==> v7: inputs <==
==> flow/design.v <==
module pwm_hw(
input clk,      			 
input reset,  			     
input red,                   
input green,                 
input blue,                  
output [19:0] Red_High_HW,   
output [19:0] Red_Low_HW,    
output [19:0] Green_High_HW, 
output [19:0] Green_Low_HW,  
output [19:0] Blue_High_HW,  
output [19:0] Blue_Low_HW    
             );
HW_PWM Red(.clk(clk),.reset(reset),.Colour_input(red),.High_Count(Red_High_HW),.Low_Count(Red_Low_HW));           
HW_PWM Green(.clk(clk),.reset(reset),.Colour_input(green),.High_Count(Green_High_HW), .Low_Count(Green_Low_HW));  
HW_PWM Blue(.clk(clk),.reset(reset),.Colour_input(blue),.High_Count(Blue_High_HW), .Low_Count(Blue_Low_HW));      
endmodule
module HW_PWM(
input clk,                     
input reset,                   
input Colour_input,            
output reg [19:0] High_Count,  
output reg [19:0] Low_Count    
            );
reg PrevPwm;                   
reg [19:0]Count;               
always@(posedge clk)
begin
if (!reset)                    
    begin
	Count<=20'b0;
	High_Count<=20'b0;
	Low_Count<=20'b0;          
	PrevPwm<=1'b0;
	end
else if(Colour_input==1)       
   begin
	if(PrevPwm!=Colour_input)  
		begin
 		Low_Count<=Count;      
		PrevPwm<=1'b1;         
		Count<=20'b0;          
		end
	else
		begin                  
		Count<=Count+1'b1;     
		end
  end
else if(Colour_input==0)       
	begin
	if(PrevPwm!=Colour_input)  
		begin
		High_Count<=Count;     
		PrevPwm<=Colour_input; 
		Count<=20'b0;          
		end
else
     begin                     
     Count<=Count+1'b1;        
     end     
end
end			
endmodule			
==> flow/run.sh <==
#!/bin/bash
# the make line also repeats each setting of config.mk as NAME=value (left out here)
make -C /OpenROAD-flow-scripts/flow DESIGN_CONFIG=/design/flow/config.mk WORK_HOME=/design/flow/orfs CLKGATE_MAP_FILE= finish
==> flow/config.mk <==
export PLATFORM = sky130hd
export DESIGN_NAME = pwm_hw
export DESIGN_NICKNAME = pwm_hw
export VERILOG_FILES = /design/flow/design.v
export SDC_FILE = /design/flow/constraint.sdc
export NUM_CORES = 4
export LEC_CHECK = 0
export CAP_MARGIN = 20
export CORE_MARGIN = 2
export CORE_UTILIZATION = 72
export CTS_CLUSTER_DIAMETER = 363
export CTS_CLUSTER_SIZE = 33
export SLEW_MARGIN = 20
==> flow/constraint.sdc <==
create_clock -name core_clock -period 1.69 [get_ports {clk}]
set_input_delay 0.3380 -clock core_clock [delete_from_list [all_inputs] [get_ports {clk}]]
set_output_delay 0.3380 -clock core_clock [all_outputs]
set_load 0.01 [all_outputs]
==> inputs of v20, as changes to v7 <==
CORE_UTILIZATION = 40   (was 72)
CTS_CLUSTER_DIAMETER = not set   (was 363)
CTS_CLUSTER_SIZE = not set   (was 33)
PLACE_DENSITY = 0.6   (was not set)
==> flow/constraint.sdc (replaced) <==
create_clock -name core_clock -period 1.79 [get_ports {clk}]
set_input_delay 0.3580 -clock core_clock [delete_from_list [all_inputs] [get_ports {clk}]]
set_output_delay 0.3580 -clock core_clock [all_outputs]
set_load 0.01 [all_outputs]
==> comparison <==
- v20 finished with timing, DRC and antenna clean. v7 aborted during clock tree synthesis (4_1_cts) with DPL-0033.
- Area after synthesis is the same in v20 and v7.
- In v7 the die area is lower than in v20, by about 43%.
- In synthesized cell count, v7 and v20 do not differ.

* * *

==> v6 <==
Starts from the design.v that is shown in full above.
Settings: LEC_CHECK=0, CAP_MARGIN=20, CORE_MARGIN=2, CORE_UTILIZATION=72, PLACE_DENSITY=0.6, SETUP_SLACK_MARGIN=0.45, SLEW_MARGIN=20; clock period 1.55 ns.
run.sh (not shown) runs the stock make flow with config.mk's settings and CLKGATE_MAP_FILE=.
==> v26 (differences from v6) <==
CTS_CLUSTER_DIAMETER = 94   (was unset)
CTS_CLUSTER_SIZE = 100   (was unset)
PLACE_DENSITY = unset   (was 0.6)
PLACE_DENSITY_LB_ADDON = 0.05   (was unset)
SETUP_SLACK_MARGIN = 0.38   (was 0.45)
==> flow/constraint.sdc (replaced) <==
create_clock -name core_clock -period 1.32 [get_ports {clk}]
set_input_delay 0.2640 -clock core_clock [delete_from_list [all_inputs] [get_ports {clk}]]
set_output_delay 0.2640 -clock core_clock [all_outputs]
set_load 0.01 [all_outputs]
==> v35 (differences from v6) <==
CORE_UTILIZATION = 52   (was 72)
CTS_CLUSTER_DIAMETER = 340   (was unset)
CTS_CLUSTER_SIZE = 100   (was unset)
HOLD_SLACK_MARGIN = -0.05   (was unset)
PLACE_DENSITY = unset   (was 0.6)
SETUP_SLACK_MARGIN = unset   (was 0.45)
==> flow/constraint.sdc (replaced) <==
create_clock -name core_clock -period 2.0 [get_ports {clk}]
set_input_delay 0.4000 -clock core_clock [delete_from_list [all_inputs] [get_ports {clk}]]
set_output_delay 0.4000 -clock core_clock [all_outputs]
set_load 0.01 [all_outputs]
==> notes.md <==
- 74.3% — initial cell density of the core
- 3_3_place_gp — Fail Step
- aborted with a tool error — result of the run
- 10900 µm² — Die Size
- [ERROR FLW-0024] Place density exceeds 1.0 (current PLACE_DENSITY_LB_ADDON =  0.05). Please check if the value of  PLACE_DENSITY_LB_ADDON is between 0 and 0.99. — error text reported by the tool
- 104 µm — Die Span Y
Source of the figures above: v26

==> notes.md <==
- 104 µm — Die Span Y
- 10900 µm² — Die Size
- [ERROR DPL-0038] Utilization greater than 100%, impossible to legalize — error text reported by the tool
- aborted with a tool error — result of the run
- 74.3% — initial cell density of the core
- 4_1_cts — Fail Step
Source of the figures above: v6

==> notes.md <==
- 52.7% — initial cell density of the core
- 703 — instance count of the mapped netlist
- Green.High_Count[19] — timing startpoint of the critical path
- 398 µW — Combinational Power
- 1.75 ns — Min Clock Period, post-route
- finished clean — result of the run
- 703 — cell total in the yosys stat output
- 124 — PortBufs
- 122 µm — die extent in x
Source of the figures above: v35

Power is estimated from default activity; no workload was simulated.
